Setup of raven:
==> flow/design.v <==
module ALU (
    input Clk,
    input Reset,
    input [7:0] operand_A, operand_B,
    input [3:0] Sel,
    output [7:0] Out,
    output [3:0] Flag);
    reg [7:0] Result;
    reg [3:0] FlagCpy;
    reg [7:0] nResult;
    reg [3:0] nFlag;
    reg [8:0] extendResult;
    reg [15:0] extendResult1;
    assign Out = Result;
    assign Flag = FlagCpy;
    always @(*)
    begin
        nResult = Result;
        nFlag = FlagCpy;
        extendResult = 9'd0;
        extendResult1 = 16'd0;
        case(Sel)
            4'h0:
                begin
                    extendResult = operand_A + operand_B;
                    if(extendResult >> 8 == 1)
                        nFlag = nFlag | 4'b0010;
                    else
                        nResult = extendResult[7:0];
                end
            4'h1:
                begin
                    if(operand_A < operand_B)
                        nFlag = nFlag | 4'b1000;
                    else
                        nResult = operand_A - operand_B;
                end
            4'h2:
                begin
                    extendResult1 = operand_A * operand_B;
                    if(extendResult1 >> 8 != 0)
                        nFlag = nFlag | 4'b0100;
                    else
                        nResult = operand_A * operand_B;
                    if(nResult == 0)
                        nFlag = nFlag | 4'b0001;
                end
            4'h3:
                begin
                    if(operand_A < operand_B)
                        nFlag = nFlag | 4'b1000;
                    else if(operand_B == 0)
                        nResult = 8'hFF;
                    else
                        nResult = operand_A / operand_B;
                    if(nResult == 0)
                        nFlag = nFlag | 4'b0001;
                end
            4'h4:
                begin
                extendResult1 = operand_A << operand_B;
                if(operand_B > 8 || (operand_A==1&&operand_B==8))
                    nFlag = nFlag | 4'b0010;
                else
                    begin
                    extendResult1 = operand_A << operand_B;
                    if(extendResult1 << 8 != 0)
                        nFlag = nFlag | 4'b0010;
                    else
                        nResult = operand_A << operand_B;
                    end
                if(nResult == 0)
                    nFlag = nFlag | 4'b0001;
                end
            4'h5:
                begin
                nResult = operand_A >> operand_B;
                if(nResult == 0)
                    nFlag = nFlag | 4'b0001;
                if(operand_B > 8 || (operand_B == 8 && operand_A==1) || (operand_B==7&&(operand_A == 2 || operand_A==3)) || operand_B==6&&(operand_A<=7&&operand_A>=4) || operand_B==5&&(operand_A<=15&&operand_A>=8) || operand_B==4&&(operand_A<=31&&operand_A>=16))
                    nFlag = nFlag | 4'b1000;
                end
            4'h6:
                begin
                nResult = operand_A & operand_B;
                if(nResult == 0)
                    nFlag = nFlag | 1;
                end
            4'h7:
                begin
                nResult = operand_A | operand_B;
                if(nResult == 0)
                    nFlag = nFlag | 1;
                end
            4'h8:
                begin
                nResult = operand_A ^ operand_B;
                if(nResult == 0)
                    nFlag = nFlag | 1;
                end
            4'h9:
                begin
                nResult = ~(operand_A ^ operand_B);
                if(nResult == 0)
                    nFlag = nFlag | 1;
                end
            4'hA:
                begin
                nResult = ~(operand_A & operand_B);
                if(nResult == 0)
                    nFlag = nFlag | 1;
                end
            4'hB:
                begin
                nResult = ~(operand_A | operand_B);
                if(nResult == 0)
                    nFlag = nFlag | 1;
                end
            default:
                nResult = 8'h00;
        endcase
    end
    always @(posedge Clk, posedge Reset)
    begin
        if(Reset) begin
            Result <= 8'h00;
            FlagCpy <= 4'b0000;
        end else begin
            Result <= nResult;
            FlagCpy <= nFlag;
        end
    end
endmodule
clock: 17.0 ns
lec_check: 0
cap_margin: 10
cell_pad_in_sites_global_placement: 2
core_margin: 2
core_utilization: 30
cts_cluster_size: 47
gpl_routability_driven: 1
gpl_timing_driven: 0
max_routing_layer: met4
place_density_lb_addon: 0.23
setup_slack_margin: 4.75
slew_margin: 25
tns_end_percent: 20
run.sh (not shown) runs the stock make flow with config.mk's settings and CLKGATE_MAP_FILE=.
### raven -> cedar
- MAX_ROUTING_LAYER changed from met4 to met5
- GPL_ROUTABILITY_DRIVEN removed (was 1)
- CTS_CLUSTER_SIZE removed (was 47)
- CORE_ASPECT_RATIO newly set to 0.5
- CELL_PAD_IN_SITES_GLOBAL_PLACEMENT removed (was 2)
- SETUP_SLACK_MARGIN changed from 4.75 to -0.9
- HOLD_SLACK_MARGIN newly set to 0.14
- GPL_TIMING_DRIVEN changed from 0 to 1
- PLACE_DENSITY newly set to 0.89
- SLEW_MARGIN changed from 25 to 20
- PLACE_DENSITY_LB_ADDON removed (was 0.23)
==> results <==
- In cedar the wire length turned out about 16% lower than in raven.
- As of cedar, cell area had fallen by more than 10% compared to raven.
- Cell count after placement shrinks slightly when moving from raven to cedar.
- The lower portion of the layout cell area used by non-clock buffers came out of cedar.
--- input diff cedar..pepper ---
- clearing HOLD_SLACK_MARGIN, which used to be 0.14
- swapping 20 for 80 in TNS_END_PERCENT
- swapping 0.89 for 0.65 in PLACE_DENSITY
- swapping 1 for 0 in GPL_TIMING_DRIVEN
- clearing CORE_ASPECT_RATIO, which used to be 0.5
The lower met2 layer wire length in the routed design came out of pepper.
pepper vs cedar: average vias per placed instance down by a few percent
cedar → pepper: number of routed nets with antenna violations neither gained nor lost much; worst reg-to-reg path cell count comparable; hold slack stayed essentially flat.
[pepper] flow finished | final checks: failed | reasons: setup timing
Relative to pepper, the following input files were edited for indigo:
- changing TNS_END_PERCENT from 80 to 20
- setting CORE_ASPECT_RATIO to 0.5 for the first time
- changing GPL_TIMING_DRIVEN from 0 to 1
- setting HOLD_SLACK_MARGIN to 0.12 for the first time
- setting GPL_ROUTABILITY_DRIVEN to 0 for the first time
indigo completed end to end with timing, DRC and antenna clean. indigo: die size is 72 µm² higher than what pepper reported. For pepper, the cell type of the slowest stage on the worst timing path was sky130_fd_sc_hd__clkdlybuf4s50_1, unlike indigo, where it was sky130_fd_sc_hd__nor4_2. Horizontal die dimension: indigo vs pepper up 61 µm. Area: indigo vs pepper -> indigo smaller. Sort indigo and pepper by relative area change from synthesis to final layout desc -> top: pepper. Row logic gate fraction of the total cell area: indigo higher / pepper lower. Looking at number of global-route vias before repair, indigo sits 58 lower than pepper does.
